==> job 1436 <==
// gcd
module gcd (
    input  logic        clk_i,
    input  logic        rst_i,
    input  logic        start_i,
    input  logic [31:0] a_i,
    input  logic [31:0] b_i,
    output logic        busy_o,
    output logic        valid_o,
    output logic [31:0] result_o
);
make LEC_CHECK=0 ABC_AREA=0 CAP_MARGIN=30 CELL_PAD_IN_SITES_DETAIL_PLACEMENT=2 CELL_PAD_IN_SITES_GLOBAL_PLACEMENT=2 CORE_ASPECT_RATIO=1.06 CORE_MARGIN=8 CORE_UTILIZATION=33 CTS_CLUSTER_SIZE=76 GPL_TIMING_DRIVEN=1 MAX_ROUTING_LAYER=met5 MIN_ROUTING_LAYER=met1 PLACE_DENSITY_LB_ADDON=0.01 SETUP_SLACK_MARGIN=0.6 SLEW_MARGIN=10 TNS_END_PERCENT=5 finish   # period 2.89 ns
run.sh (not shown) runs the stock make flow with config.mk's settings and CLKGATE_MAP_FILE=.
==> job 3713 (differences from job 1436) <==
==> flow/config.mk (replaced) <==
export PLATFORM = sky130hd
export DESIGN_NAME = gcd
export DESIGN_NICKNAME = gcd
export VERILOG_FILES = /design/flow/design.v
export SDC_FILE = /design/flow/constraint.sdc
export NUM_CORES = 4
export LEC_CHECK = 0
export CAP_MARGIN = 20
export CORE_MARGIN = 2
export CORE_UTILIZATION = 64
export SLEW_MARGIN = 20
==> flow/constraint.sdc (replaced) <==
create_clock -name core_clock -period 4.26 [get_ports {clk_i}]
set_input_delay 0.8520 -clock core_clock [delete_from_list [all_inputs] [get_ports {clk_i}]]
set_output_delay 0.8520 -clock core_clock [all_outputs]
set_load 0.01 [all_outputs]
==> flow_metrics.env <==
# yosys + openroad results
export IMPL_wl_per_cell_um=23.0
export IMPL_final_comb_area_um2=6280
export IMPL_cp_startpoint="a[4]"
export IMPL_comb_area_share_pct=53.9
export IMPL_crit_end="result[11]"
export IMPL_finalSetupViolCount=31
export IMPL_fin_cells=1484
export IMPL_final_nonclk_buf_share_pct=16.9
export IMPL_period_needed_ps=4320
export IMPL_fin_ws_ps=-64.6
export IMPL_min_to="result[31]"
export IMPL_violations="setup timing"
export IMPL_post_route_cell_area_um2=11700
export IMPL_max_freq_mhz=231
export IMPL_status="complete, but fails checks"
(the above is from job 3713)
==> flow_metrics.env <==
# yosys + openroad results
export IMPL_status="complete, but fails checks"
export IMPL_violations="setup timing"
export IMPL_min_to="result[14]"
export IMPL_max_freq_mhz=238
export IMPL_finalSetupViolCount=100
export IMPL_fin_cells=1812
export IMPL_post_route_cell_area_um2=13200
export IMPL_cp_startpoint="a[0]"
export IMPL_fin_ws_ps=-1320
(the above is from job 1436)

==> quartz: inputs <==
gcd again, from the RTL that the note above started with.
## gcd
module gcd (
    input  logic        clk_i,
    input  logic        rst_i,
    input  logic        start_i,
    input  logic [31:0] a_i,
    input  logic [31:0] b_i,
    output logic        busy_o,
    output logic        valid_o,
    output logic [31:0] result_o
);
    logic [31:0] a, a_nxt;
    logic [31:0] b, b_nxt;
    logic [5:0]  k, k_nxt;           
    logic [31:0] result, result_nxt;
    typedef enum logic [3:0] {
        IDLE       = 4'b0000,
        LOAD       = 4'b0001,
        CHK_ZERO   = 4'b0010,
        FACTOR2    = 4'b0011,
        STRIP_A    = 4'b0100,
        STRIP_B    = 4'b0101,
        CMP        = 4'b0110,
        SUB        = 4'b0111,
        DONE       = 4'b1000
    } state_t;
    state_t state, state_nxt;
    logic a_is_zero, b_is_zero;
    logic both_even, a_even, b_even;
    logic a_gt_b;
    logic b_will_be_zero;           
    assign a_is_zero = (a == 0);
    assign b_is_zero = (b == 0);
    assign both_even = (a[0] == 0) && (b[0] == 0);
    assign a_even    = (a[0] == 0);
    assign b_even    = (b[0] == 0);
    assign a_gt_b    = (a > b);
    logic load_inputs, inc_k, shift_a, shift_b, swap, set_res;
    always_comb begin
        state_nxt   = state;
        load_inputs = 1'b0;
        inc_k       = 1'b0;
        shift_a     = 1'b0;
        shift_b     = 1'b0;
        swap        = 1'b0;
        set_res     = 1'b0;
        a_nxt      = a;
        b_nxt      = b;
  ...
make LEC_CHECK=0 ABC_AREA=1 CAP_MARGIN=10 CELL_PAD_IN_SITES_DETAIL_PLACEMENT=1 CORE_MARGIN=9 CORE_UTILIZATION=58 GPL_TIMING_DRIVEN=0 MAX_ROUTING_LAYER=met4 MIN_ROUTING_LAYER=met1 PLACE_DENSITY=0.64 SETUP_SLACK_MARGIN=1.22 SLEW_MARGIN=0 TNS_END_PERCENT=45 finish   # period 5.26 ns
==> inputs of violet, as changes to quartz <==
CAP_MARGIN = 20   (was 10)
CELL_PAD_IN_SITES_DETAIL_PLACEMENT = 2   (was 1)
CORE_MARGIN = 2   (was 9)
CORE_UTILIZATION = 37   (was 58)
GPL_ROUTABILITY_DRIVEN = 0   (was unset)
GPL_TIMING_DRIVEN = unset   (was 0)
MAX_ROUTING_LAYER = unset   (was met4)
MIN_ROUTING_LAYER = unset   (was met1)
PLACE_DENSITY = 0.6   (was 0.64)
SETUP_SLACK_MARGIN = unset   (was 1.22)
SLEW_MARGIN = 20   (was 0)
TNS_END_PERCENT = 15   (was 45)
==> flow/constraint.sdc (replaced) <==
create_clock -name core_clock -period 6.0 [get_ports {clk_i}]
set_input_delay 1.2000 -clock core_clock [delete_from_list [all_inputs] [get_ports {clk_i}]]
set_output_delay 1.2000 -clock core_clock [all_outputs]
set_load 0.01 [all_outputs]
==> comparison table <==
item                                                                      quartz      violet
Run status                                             aborted with a tool error  no timing/DRC/antenna violations
Stage where the flow stopped                                  detailed placement           -
Post-synth tally of flip-flops with integrated enable                          0           0
Placeable Area                                                         17400 µm²   27600 µm²
Number of I/O pins                                                           101         101
Die width                                                                 151 µm      171 µm
Fraction of the yosys area taken by sequential cells                       26.2%       26.2%
Starting Density                                                           59.5%       37.3%
And-or/or-and share of the synthesized area                                22.3%       22.3%
Synth Area in XOR/XNOR                                                    0.764%      0.764%
Die Height                                                                151 µm      171 µm
Site row count                                                                48          61
YS warnings                                                                    1           1
Chip area estimate from yosys synthesis                                10300 µm²   10300 µm²
Distinct lib cells                                                            48          48
Dominant cell area share                                                   26.2%       26.2%
Area share of fa/ha/maj cells after synthesis                              4.44%       4.44%
Die Footprint                                                          22900 µm²   29200 µm²
Cells after synthesis                                                       1676        1676
Count of input and output buffers                                            100         100

==> v4 <==
==> flow/design.v <==
module gcd (
    input  logic        clk_i,
    input  logic        rst_i,
    input  logic        start_i,
    input  logic [31:0] a_i,
    input  logic [31:0] b_i,
    output logic        busy_o,
    output logic        valid_o,
    output logic [31:0] result_o
);
    logic [31:0] a, a_nxt;
    logic [31:0] b, b_nxt;
    logic [5:0]  k, k_nxt;           
    logic [31:0] result, result_nxt;
    typedef enum logic [3:0] {
        IDLE       = 4'b0000,
        LOAD       = 4'b0001,
        CHK_ZERO   = 4'b0010,
        FACTOR2    = 4'b0011,
        STRIP_A    = 4'b0100,
        STRIP_B    = 4'b0101,
        CMP        = 4'b0110,
        SUB        = 4'b0111,
        DONE       = 4'b1000
    } state_t;
    state_t state, state_nxt;
    logic a_is_zero, b_is_zero;
    logic both_even, a_even, b_even;
    logic a_gt_b;
    logic b_will_be_zero;           
    assign a_is_zero = (a == 0);
    assign b_is_zero = (b == 0);
    assign both_even = (a[0] == 0) && (b[0] == 0);
    assign a_even    = (a[0] == 0);
    assign b_even    = (b[0] == 0);
    assign a_gt_b    = (a > b);
    logic load_inputs, inc_k, shift_a, shift_b, swap, set_res;
    always_comb begin
        state_nxt   = state;
        load_inputs = 1'b0;
        inc_k       = 1'b0;
        shift_a     = 1'b0;
        shift_b     = 1'b0;
        swap        = 1'b0;
        set_res     = 1'b0;
        a_nxt      = a;
        b_nxt      = b;
        k_nxt      = k;
        result_nxt = result;
        b_will_be_zero = 1'b0;
        case (state)
            IDLE: begin
                if (start_i) begin
                    load_inputs = 1'b1;           
                    state_nxt   = LOAD;
                end
            end
            LOAD: begin
                a_nxt = a_i;                      
                b_nxt = b_i;
                k_nxt = 6'd0;                     
                state_nxt = CHK_ZERO;
            end
            CHK_ZERO: begin
                if (a_is_zero && b_is_zero) begin
                    set_res     = 1'b1;
                    result_nxt  = 32'd0;
                    state_nxt   = DONE;
                end else if (a_is_zero) begin
                    set_res     = 1'b1;
                    result_nxt  = b;
                    state_nxt   = DONE;
                end else if (b_is_zero) begin
                    set_res     = 1'b1;
                    result_nxt  = a;
                    state_nxt   = DONE;
                end else begin
                    state_nxt = FACTOR2;
                end
            end
            FACTOR2: begin
                if (both_even) begin
                    shift_a = 1'b1;
                    shift_b = 1'b1;
                    inc_k   = 1'b1;
                    a_nxt = a >> 1;
                    b_nxt = b >> 1;
                    k_nxt = k + 1'b1;
                    state_nxt = FACTOR2;           
                end else begin
                    state_nxt = STRIP_A;
                end
            end
            STRIP_A: begin
                if (a_even) begin
                    shift_a = 1'b1;
                    a_nxt   = a >> 1;
                    state_nxt = STRIP_A;
                end else begin
                    state_nxt = STRIP_B;
                end
            end
            STRIP_B: begin
                if (b_even) begin
                    shift_b = 1'b1;
                    b_nxt   = b >> 1;
                    state_nxt = STRIP_B;
                end else begin
                    state_nxt = CMP;
                end
            end
            CMP: begin
                if (a_gt_b) begin
                    swap  = 1'b1;
                    a_nxt = b;
                    b_nxt = a;
                end
                state_nxt = SUB;
            end
            SUB: begin
                b_nxt = b - a;                      
                b_will_be_zero = (b_nxt == 0);
                if (b_will_be_zero) begin
                    set_res     = 1'b1;
                    result_nxt  = a << k;         
                    state_nxt   = DONE;
                end else begin
                    state_nxt = STRIP_B;
                end
            end
            DONE: begin
                state_nxt = IDLE;                  
            end
            default: state_nxt = IDLE;            
        endcase
    end
    always_ff @(posedge clk_i or posedge rst_i) begin
        if (rst_i) begin
            a      <= 32'd0;
            b      <= 32'd0;
            k      <= 6'd0;
            result <= 32'd0;
        end else begin
            a      <= a_nxt;
            b      <= b_nxt;
            k      <= k_nxt;
            result <= result_nxt;
        end
    end
    always_ff @(posedge clk_i or posedge rst_i) begin
        if (rst_i)
            state <= IDLE;
        else
            state <= state_nxt;
    end
    always_ff @(posedge clk_i or posedge rst_i) begin
        if (rst_i) begin
            busy_o   <= 1'b0;
            valid_o  <= 1'b0;
            result_o <= 32'd0;
        end else begin
            busy_o   <= (state != IDLE) && (state != DONE);
            valid_o  <= set_res;                
            result_o <= result_nxt;
        end
    end
endmodule
==> flow/run.sh <==
#!/bin/bash
# the make line also repeats each setting of config.mk as NAME=value (left out here)
make -C /OpenROAD-flow-scripts/flow DESIGN_CONFIG=/design/flow/config.mk WORK_HOME=/design/flow/orfs CLKGATE_MAP_FILE= finish
==> flow/config.mk <==
export PLATFORM = sky130hd
export DESIGN_NAME = gcd
export DESIGN_NICKNAME = gcd
export VERILOG_FILES = /design/flow/design.v
export SDC_FILE = /design/flow/constraint.sdc
export NUM_CORES = 4
export LEC_CHECK = 0
export ABC_AREA = 1
export CAP_MARGIN = 20
export CORE_ASPECT_RATIO = 0.5
export CORE_MARGIN = 2
export CORE_UTILIZATION = 40
export CTS_CLUSTER_DIAMETER = 379
export CTS_CLUSTER_SIZE = 98
export PLACE_DENSITY_LB_ADDON = 0.04
export SETUP_SLACK_MARGIN = 0.07
export SLEW_MARGIN = 20
export TNS_END_PERCENT = 10
==> flow/constraint.sdc <==
create_clock -name core_clock -period 6.0 [get_ports {clk_i}]
set_input_delay 1.2000 -clock core_clock [delete_from_list [all_inputs] [get_ports {clk_i}]]
set_output_delay 1.2000 -clock core_clock [all_outputs]
set_load 0.01 [all_outputs]
==> inputs of v18, as changes to v4 <==
ABC_AREA = 0   (was 1)
CELL_PAD_IN_SITES_DETAIL_PLACEMENT = 0   (was default)
CELL_PAD_IN_SITES_GLOBAL_PLACEMENT = 0   (was default)
CORE_ASPECT_RATIO = default   (was 0.5)
CORE_UTILIZATION = 72   (was 40)
CTS_CLUSTER_DIAMETER = 32   (was 379)
CTS_CLUSTER_SIZE = 76   (was 98)
MIN_ROUTING_LAYER = met1   (was default)
PLACE_DENSITY_LB_ADDON = 0.01   (was 0.04)
SETUP_SLACK_MARGIN = default   (was 0.07)
TNS_END_PERCENT = 55   (was 10)
==> flow/constraint.sdc (replaced) <==
create_clock -name core_clock -period 3.16 [get_ports {clk_i}]
set_input_delay 0.6320 -clock core_clock [delete_from_list [all_inputs] [get_ports {clk_i}]]
set_output_delay 0.6320 -clock core_clock [all_outputs]
set_load 0.01 [all_outputs]
==> results.toml <==
# implementation run metrics
[status]
error_message = "[ERROR DPL-0038] Utilization greater than 100%, impossible to legalize"
outcome = "did not finish"
fail_step = "4_1_cts"

[die]
core_area_sq_um = 13100
core_util_floorplan_pct = 73.0

[logic_synthesis]
ys_top_cells_by_area = "sky130_fd_sc_hd__dfrtp_1 28%, sky130_fd_sc_hd__o21ai_0 6.4%, sky130_fd_sc_hd__nand2_1 6.1%, sky130_fd_sc_hd__a21oi_1 5.5%, sky130_fd_sc_hd__ha_1 4.6%"
the above is filed under v18

==> results.toml <==
# yosys + openroad results
[placed_design]
io_buffers = 100

[die]
core_area_sq_um = 25300
core_util_floorplan_pct = 40.8

[logic_synthesis]
synth-edff-count = 0
ys_top_cells_by_area = "sky130_fd_sc_hd__dfrtp_1 26%, sky130_fd_sc_hd__nand2_1 21%, sky130_fd_sc_hd__inv_1 8.3%, sky130_fd_sc_hd__o21ai_0 6.8%, sky130_fd_sc_hd__o211ai_1 6.1%"

[global_route]
grt_overflow = 0

[detailed_routing]
wire_per_inst_microns = 21.4

[status]
outcome = "no timing/DRC/antenna violations"

[final_layout]
n_multi_input_combinational_cell = 1249
the above is filed under v4


==> branch onyx: inputs <==
// gcd: RTL as listed in full above, without the edits since
Settings: LEC_CHECK=0, CAP_MARGIN=20, CORE_MARGIN=2, CORE_UTILIZATION=40, PLACE_DENSITY=0.6, SLEW_MARGIN=20; clock period 7.39 ns.
==> branch pepper (differences from branch onyx) <==
--- a/flow/config.mk
+++ b/flow/config.mk
@@ -7,6 +7,7 @@
 export LEC_CHECK = 0
 export CAP_MARGIN = 20
 export CORE_MARGIN = 2
-export CORE_UTILIZATION = 40
-export PLACE_DENSITY = 0.6
+export CORE_UTILIZATION = 72
+export CTS_CLUSTER_DIAMETER = 26
+export PLACE_DENSITY_LB_ADDON = 0.26
 export SLEW_MARGIN = 20
==> flow/constraint.sdc (replaced) <==
create_clock -name core_clock -period 3.96 [get_ports {clk_i}]
set_input_delay 0.7920 -clock core_clock [delete_from_list [all_inputs] [get_ports {clk_i}]]
set_output_delay 0.7920 -clock core_clock [all_outputs]
set_load 0.01 [all_outputs]
==> branch amber (differences from branch onyx) <==
--- a/flow/config.mk
+++ b/flow/config.mk
@@ -5,8 +5,14 @@
 export SDC_FILE = /design/flow/constraint.sdc
 export NUM_CORES = 4
 export LEC_CHECK = 0
+export ABC_AREA = 0
 export CAP_MARGIN = 20
+export CORE_ASPECT_RATIO = 1.98
 export CORE_MARGIN = 2
 export CORE_UTILIZATION = 40
-export PLACE_DENSITY = 0.6
+export CTS_CLUSTER_DIAMETER = 379
+export CTS_CLUSTER_SIZE = 98
+export PLACE_DENSITY_LB_ADDON = 0.04
+export SETUP_SLACK_MARGIN = -0.6
 export SLEW_MARGIN = 20
+export TNS_END_PERCENT = 10
==> flow/constraint.sdc (replaced) <==
create_clock -name core_clock -period 6.0 [get_ports {clk_i}]
set_input_delay 1.2000 -clock core_clock [delete_from_list [all_inputs] [get_ports {clk_i}]]
set_output_delay 1.2000 -clock core_clock [all_outputs]
set_load 0.01 [all_outputs]
==> branch lagoon (differences from branch onyx) <==
==> flow/config.mk (replaced) <==
export PLATFORM = sky130hd
export DESIGN_NAME = gcd
export DESIGN_NICKNAME = gcd
export VERILOG_FILES = /design/flow/design.v
export SDC_FILE = /design/flow/constraint.sdc
export NUM_CORES = 4
export LEC_CHECK = 0
export ABC_AREA = 0
export CAP_MARGIN = 20
export CELL_PAD_IN_SITES_DETAIL_PLACEMENT = 0
export CELL_PAD_IN_SITES_GLOBAL_PLACEMENT = 3
export CORE_MARGIN = 3
export CORE_UTILIZATION = 69
export GPL_ROUTABILITY_DRIVEN = 1
export GPL_TIMING_DRIVEN = 0
export MAX_ROUTING_LAYER = met4
export PLACE_DENSITY = 0.6
export SETUP_SLACK_MARGIN = 0.57
export SLEW_MARGIN = 40
export TNS_END_PERCENT = 15
==> flow/constraint.sdc (replaced) <==
create_clock -name core_clock -period 6.0 [get_ports {clk_i}]
set_input_delay 1.2000 -clock core_clock [delete_from_list [all_inputs] [get_ports {clk_i}]]
set_output_delay 1.2000 -clock core_clock [all_outputs]
set_load 0.01 [all_outputs]
==> results.txt <==
Row cnt -> 42
Final setup fails -> 34
GR Util met3 -> 13.6%
Layout check failures -> negative setup slack
Status -> failed layout checks
Seq/total area -> 23.0%
Crit start category -> flop
Final wirelength -> 37000 um
Final worst slack -> -0.311 ns
Initial antenna violation count -> 1
the above is filed under branch pepper

==> results.txt <==
Status -> aborted with a tool error
Fail Step -> global placement without I/O
Error -> [ERROR GPL-0301] Utilization 155.383 % exceeds 100%.
Avg Synthesized Cell Area -> 8.09 um^2
Row cnt -> 42
Init Core Util -> 71.3%
Net count after synthesis -> 1284
Synth top cell by count -> nand2_1
Post-Synth Adder-Cell Area -> 4.79%
Post-synth EDFFs -> 0
the above is filed under branch lagoon

==> results.txt <==
Status -> finished clean
Row cnt -> 56
Seq/total area -> 24.8%
Crit start category -> flop
Final worst slack -> 2.32 ns
Reg2Reg Depth -> 15
Final setup fails -> 0
the above is filed under branch onyx

==> results.txt <==
Status -> finished clean
Row cnt -> 79
Final wirelength -> 38400 um
Crit start category -> flop
Final worst slack -> 1.01 ns
Final setup fails -> 0
the above is filed under branch amber

